run A:
// fft16
module fft16 (
    input  wire              clk,
    input  wire              rst_n,
    input  wire              start,
    input  wire signed [8:0] din_i,
    input  wire signed [8:0] din_q,
    output wire              ready,
    output wire              dout_valid,
    output wire signed [8:0] dout_i,
    output wire signed [8:0] dout_q
);
Size: about 740 flip-flops, roughly 55000 um^2 of cells after synthesis.
Settings: LEC_CHECK=0, ABC_AREA=1, CAP_MARGIN=10, CELL_PAD_IN_SITES_DETAIL_PLACEMENT=1, CELL_PAD_IN_SITES_GLOBAL_PLACEMENT=2, CORE_MARGIN=6, CORE_UTILIZATION=56, MIN_ROUTING_LAYER=met1, PLACE_DENSITY_LB_ADDON=0.23, SETUP_SLACK_MARGIN=0.24, SLEW_MARGIN=25; clock period 7.15 ns.
run.sh (not shown) runs the stock make flow with config.mk's settings and CLKGATE_MAP_FILE=.
Run A: FLW-0024 in 3_1_place_gp_skip_io -> run aborted
#### Input delta (run B over run A)
# run A
export LEC_CHECK = 0
export ABC_AREA = 1
export CAP_MARGIN = 10
export CELL_PAD_IN_SITES_DETAIL_PLACEMENT = 1
export CELL_PAD_IN_SITES_GLOBAL_PLACEMENT = 2
export CORE_MARGIN = 6
export CORE_UTILIZATION = 56
export MIN_ROUTING_LAYER = met1
export PLACE_DENSITY_LB_ADDON = 0.23
export SETUP_SLACK_MARGIN = 0.24
export SLEW_MARGIN = 25
create_clock -name core_clock -period 7.15 [get_ports {clk}]
# run B
export LEC_CHECK = 0
export CAP_MARGIN = 20
export CORE_MARGIN = 2
export CORE_UTILIZATION = 40
export SLEW_MARGIN = 20
create_clock -name core_clock -period 9.91 [get_ports {clk}]
## What came out
Against run A, run B reports a area fraction in full adders, half adders and majority gates that is higher.
Run B: PASS, flow complete, no timing, DRC or antenna violations
Of run B and run A, it is run B that has the lower chip area in the Yosys report.
Summary: with run A as the reference, standard-cell row count in run B moved up by more than 10%.
When run B is measured against run A, its post-synthesis cell count turns out 18% lower.
Parity-gate share of the synthesized area counting xor and xnor cells for run B is higher than for run A.
Note that the post-synthesis cell type count recorded for run B amounts to 1.5 times the value seen in run A.
Run B vs. run A: netlist area before placement went down by 3.1%.
Edits applied to the flow inputs when going from run B to run C:
# run B
export LEC_CHECK = 0
export CAP_MARGIN = 20
export CORE_MARGIN = 2
export CORE_UTILIZATION = 40
export SLEW_MARGIN = 20
create_clock -name core_clock -period 9.91 [get_ports {clk}]
# run C
export LEC_CHECK = 0
export CAP_MARGIN = 20
export CORE_MARGIN = 2
export CORE_UTILIZATION = 62
export SLEW_MARGIN = 20
create_clock -name core_clock -period 9.88 [get_ports {clk}]
- Of run B and run C, just one finished clean: run B.
- STATUS run=run C STAGES=ALL_DONE FINAL_CHECKS=FAILED CAUSE=negative setup slack
- Per the comparison of run C with run B, utilization increased by 25 points relative to the old numbers, routed wirelength normalized by instance count increased by 11% relative to the old numbers, routability congestion estimate from global placement increased by 0.055 relative to the old numbers.
- Looking at arrival time of data at the critical path endpoint across run C and run B, the one that comes out higher is run C.
- Run C: met1 layer usage reported by global route is 19 points higher than what run B reported.
- Compared with run B, in run C maximum fanout encountered on the critical timing path went down by 3; area of the multi-input gates fell by 0.52%; number of buffers inserted to repair setup after CTS higher; placement row count lost about 20%; delay of the slowest cell on the worst path shows no meaningful change.
- As far as synthesized cell count goes, run B and run C are indistinguishable; the numbers are identical.
The inputs of run D differ from those of run C as listed below.
# run C
export LEC_CHECK = 0
export CAP_MARGIN = 20
export CORE_MARGIN = 2
export CORE_UTILIZATION = 62
export SLEW_MARGIN = 20
create_clock -name core_clock -period 9.88 [get_ports {clk}]
# run D
export LEC_CHECK = 0
export CAP_MARGIN = 20
export CORE_MARGIN = 2
export CORE_UTILIZATION = 64
export SETUP_SLACK_MARGIN = 1.52
export SLEW_MARGIN = 20
create_clock -name core_clock -period 5.52 [get_ports {clk}]
--- outcome ---
The final reports for run D and run C show first-pass GRT wire length higher in the former.
u_fft.radix2_U0.out1_i_reg[4] as the critical path capture point was reported by run D, and u_fft.radix2_U0.out1_q_reg[4] by run C.
Looking at aggregate routed wire length, run D sits above run C.
The final report for run D shows a completed flow and a layout that fails verification, specifically negative setup slack.
[compare] base=run C new=run D: total die size down 3.1%.

## job 8289
fft16 again, from the RTL that the note above started with.
## fft16
module fft16 (
    input  wire              clk,
    input  wire              rst_n,
    input  wire              start,
    input  wire signed [8:0] din_i,
    input  wire signed [8:0] din_q,
    output wire              ready,
    output wire              dout_valid,
    output wire signed [8:0] dout_i,
    output wire signed [8:0] dout_q
);
clock: 7.49 ns
lec_check: 0
abc_area: 1
cap_margin: 35
cell_pad_in_sites_detail_placement: 1
core_margin: 7
core_utilization: 28
gpl_routability_driven: 1
gpl_timing_driven: 1
max_routing_layer: met4
min_routing_layer: met2
place_density_lb_addon: 0.28
setup_slack_margin: -0.36
slew_margin: 0
STATUS run=job 8289 STAGES=ALL_DONE FINAL_CHECKS=FAILED CAUSE=negative setup slack
Here is what was changed in the inputs of job 3552 compared with job 8289.
==> flow/config.mk <==
export PLATFORM = sky130hd
export DESIGN_NAME = fft16
export DESIGN_NICKNAME = fft16
export VERILOG_FILES = /design/flow/design.v
export SDC_FILE = /design/flow/constraint.sdc
export NUM_CORES = 4
export LEC_CHECK = 0
export ABC_AREA = 1
export CAP_MARGIN = 20
export CORE_MARGIN = 2
export CORE_UTILIZATION = 72
export CTS_CLUSTER_SIZE = 97
export SLEW_MARGIN = 20
==> flow/constraint.sdc <==
create_clock -name core_clock -period 6.18 [get_ports {clk}]
set_input_delay 1.2360 -clock core_clock [delete_from_list [all_inputs] [get_ports {clk}]]
set_output_delay 1.2360 -clock core_clock [all_outputs]
set_load 0.01 [all_outputs]
Seen in the log of job 3552: GRT-0116 during 5_1_grt, after which the run never completed. Delta (job 3552 minus job 8289): count of cells resized by post-cts repair increased by 130 relative to the old numbers; die width decreased by about 40% relative to the old numbers; placement-stage worst setup slack decreased by 1.24 ns relative to the old numbers; Yosys chip area closely matched the old numbers; floorplan core area decreased by about 60% relative to the old numbers. Of job 8289 and job 3552, the run reporting the higher height of the die was job 8289. Diff job 8289 -> job 3552 | area of the die | down by more than half. Job 8289 -> job 3552: synthesized area delta 0, exact match.
[inputs] job 705 vs job 3552
--- a/flow/config.mk
+++ b/flow/config.mk
@@ -8 +7,0 @@
-export ABC_AREA = 1
@@ -12 +11,2 @@
-export CTS_CLUSTER_SIZE = 97
+export CTS_CLUSTER_DIAMETER = 132
+export SETUP_SLACK_MARGIN = 1.04
==> flow/constraint.sdc <==
create_clock -name core_clock -period 7.16 [get_ports {clk}]
set_input_delay 1.4320 -clock core_clock [delete_from_list [all_inputs] [get_ports {clk}]]
set_output_delay 1.4320 -clock core_clock [all_outputs]
set_load 0.01 [all_outputs]
Results
Although job 705 finished all stages, its layout failed final checks on negative setup slack.
Synthesized-area fraction occupied by adder cells was lower in job 3552 than in job 705.
The width of the die reported for job 705 is smaller than that of job 3552 by 1.5%.
Changes observed in job 705 relative to job 3552: area fraction in mux cells went up by 0.75 points; area share of and/or/nand/nor cells after synthesis went down; cell area after synthesis now sits lower.
Per the comparison of job 705 with job 3552, Yosys chip area moved down, count of cell types in the netlist moved up, worst setup slack before clock tree synthesis moved up, die area moved down.
#### Input delta (job 684 over job 705)
--- a/flow/config.mk
+++ b/flow/config.mk
@@ -10,3 +10 @@
-export CORE_UTILIZATION = 72
-export CTS_CLUSTER_DIAMETER = 132
-export SETUP_SLACK_MARGIN = 1.04
+export CORE_UTILIZATION = 68
@@ -13,0 +12 @@
+export TNS_END_PERCENT = 30
==> flow/constraint.sdc <==
create_clock -name core_clock -period 8.53 [get_ports {clk}]
set_input_delay 1.7060 -clock core_clock [delete_from_list [all_inputs] [get_ports {clk}]]
set_output_delay 1.7060 -clock core_clock [all_outputs]
set_load 0.01 [all_outputs]
[summary]
- [job 684] flow finished | final checks: failed | reasons: negative setup slack
- On job 684: post-detailed-placement half-perimeter wirelength is 8.9% lower than what job 705 gave.
- Job 684 gives less global-route usage than job 705 did.
- Number of gates given a new drive strength after cts went down by more than a quarter going from job 705 to job 684.
- Relative to job 705, post-synthesis to final-layout area growth has decreased by 4.1 points in job 684.
- Per the comparison of job 684 with job 705, clock period minus final worst setup slack decreased by 1.29 ns relative to the old numbers; clock buffer count from CTS went up; die size increased by 4400 um2 relative to the old numbers.
- Sequential standard cell area across job 705 and job 684: no real change.
- Job 684 vs. job 705: data required time of the worst path now larger, chip area estimate from yosys synthesis flat.
Input-level comparison between job 7090 and job 684:
--- a/flow/config.mk
+++ b/flow/config.mk
@@ -10 +10,2 @@
-export CORE_UTILIZATION = 68
+export CORE_UTILIZATION = 66
+export CTS_CLUSTER_DIAMETER = 127
@@ -12 +12,0 @@
-export TNS_END_PERCENT = 30
==> flow/constraint.sdc <==
create_clock -name core_clock -period 8.76 [get_ports {clk}]
set_input_delay 1.7520 -clock core_clock [delete_from_list [all_inputs] [get_ports {clk}]]
set_output_delay 1.7520 -clock core_clock [all_outputs]
set_load 0.01 [all_outputs]
### Flow results
STATUS run=job 7090 STAGES=ALL_DONE FINAL_CHECKS=FAILED CAUSE=negative setup slack
Compared with job 684, job 7090 shows cell area that has gone up slightly.
Compare job 684 and job 7090 | area added between synthesis and finish higher: job 7090
Job 684 has a lower global-route usage than job 7090.
Going from job 684 to job 7090, slew of the pin with the lowest slew margin shrinks by 0.080 ns.
Non-clock buffer count is lower on job 684
Job 684 → job 7090: wire length on met3 moved up, cell count moved up, post-detailed-routing wire length moved up.

Starting RTL as in the previous note.
// fft16
module fft16 (
    input  wire              clk,
    input  wire              rst_n,
    input  wire              start,
    input  wire signed [8:0] din_i,
    input  wire signed [8:0] din_q,
    output wire              ready,
    output wire              dout_valid,
    output wire signed [8:0] dout_i,
    output wire signed [8:0] dout_q
);
wire signed [8:0] fifo1_dout_i, fifo1_dout_q, fifo2_dout_i, fifo2_dout_q;
fft #(.SAMPLE_WORD_LENGTH(9), .SAMPLE_INT_LENGTH(0), .SAMPLE_FLOAT_LENGTH(8), .FIFO_DEPTH(16)) u_fft (
    .fifo1_dout_i (fifo1_dout_i),
    .fifo1_dout_q (fifo1_dout_q),
    .fifo2_dout_i (fifo2_dout_i),
    .fifo2_dout_q (fifo2_dout_q),
    .din_i        (din_i),
    .din_q        (din_q),
    .strt_pulse   (start),
    .valid_in     (1'b1),
    .rst          (rst_n),
    .clk          (clk),
    .idle         (ready),
    .res_valid    (dout_valid),
    .res_i        (dout_i),
    .res_q        (dout_q)
);
endmodule
==> flow/config.mk <==
export PLATFORM = sky130hd
export DESIGN_NAME = fft16
export DESIGN_NICKNAME = fft16
export VERILOG_FILES = /design/flow/design.v
export SDC_FILE = /design/flow/constraint.sdc
export NUM_CORES = 4
export LEC_CHECK = 0
export ABC_AREA = 1
export CAP_MARGIN = 20
export CELL_PAD_IN_SITES_DETAIL_PLACEMENT = 0
export CORE_ASPECT_RATIO = 1.04
export CORE_MARGIN = 2
export CORE_UTILIZATION = 72
export CTS_CLUSTER_SIZE = 14
export GPL_ROUTABILITY_DRIVEN = 1
export PLACE_DENSITY_LB_ADDON = 0.27
export SETUP_SLACK_MARGIN = -0.55
export SLEW_MARGIN = 20
==> flow/constraint.sdc <==
create_clock -name core_clock -period 13.9 [get_ports {clk}]
set_input_delay 2.7800 -clock core_clock [delete_from_list [all_inputs] [get_ports {clk}]]
set_output_delay 2.7800 -clock core_clock [all_outputs]
set_load 0.01 [all_outputs]
Next try:
--- a/flow/config.mk
+++ b/flow/config.mk
@@ -11 +10,0 @@
-export CORE_ASPECT_RATIO = 1.04
@@ -13,2 +12,3 @@
-export CORE_UTILIZATION = 72
-export CTS_CLUSTER_SIZE = 14
+export CORE_UTILIZATION = 40
+export CTS_CLUSTER_DIAMETER = 176
+export CTS_CLUSTER_SIZE = 11
@@ -16 +16 @@
-export PLACE_DENSITY_LB_ADDON = 0.27
+export PLACE_DENSITY_LB_ADDON = 0.28
@@ -18,0 +19 @@
+export TNS_END_PERCENT = 15
Outcome: The changed run ran to the end with no violations. Fmax went up by a few percent. Cell count went up by roughly a tenth. Register-to-register slack improves by 0.24 ns. Synthesized area is unchanged. Final area went up by a few percent. Routed wire length went up by a few percent.
Next try:
--- a/flow/config.mk
+++ b/flow/config.mk
@@ -8 +8 @@
-export ABC_AREA = 1
+export ABC_AREA = 0
@@ -12,3 +12 @@
-export CORE_UTILIZATION = 40
-export CTS_CLUSTER_DIAMETER = 176
-export CTS_CLUSTER_SIZE = 11
+export CORE_UTILIZATION = 65
@@ -16 +13,0 @@
-export PLACE_DENSITY_LB_ADDON = 0.28
@@ -19 +15,0 @@
-export TNS_END_PERCENT = 15
==> flow/constraint.sdc (replaced) <==
create_clock -name core_clock -period 9.36 [get_ports {clk}]
set_input_delay 1.8720 -clock core_clock [delete_from_list [all_inputs] [get_ports {clk}]]
set_output_delay 1.8720 -clock core_clock [all_outputs]
set_load 0.01 [all_outputs]
With this change the flow finished with setup timing left.
Core utilization came out higher by 36 points.
Area after synthesis came out lower by 3.1%.
Routed wire length came out lower by 3.7%.
Global-route usage came out higher by 14 points.
First-iteration DRC count came out higher by 24%.
Die size came out lower by 40%.
Cell area came out higher by 8.0%.
Next try:
--- a/flow/config.mk
+++ b/flow/config.mk
@@ -12 +12,2 @@
-export CORE_UTILIZATION = 65
+export CORE_UTILIZATION = 72
+export CTS_CLUSTER_DIAMETER = 283
@@ -13,0 +15 @@
+export PLACE_DENSITY = 0.37
==> flow/constraint.sdc (replaced) <==
create_clock -name core_clock -period 8.75 [get_ports {clk}]
set_input_delay 1.7500 -clock core_clock [delete_from_list [all_inputs] [get_ports {clk}]]
set_output_delay 1.7500 -clock core_clock [all_outputs]
set_load 0.01 [all_outputs]
The changed run completed, yet does not pass: setup timing.
Die area goes down by 9.6%.
Final area goes up by 2.3%.
Fmax goes down by 3.4%.
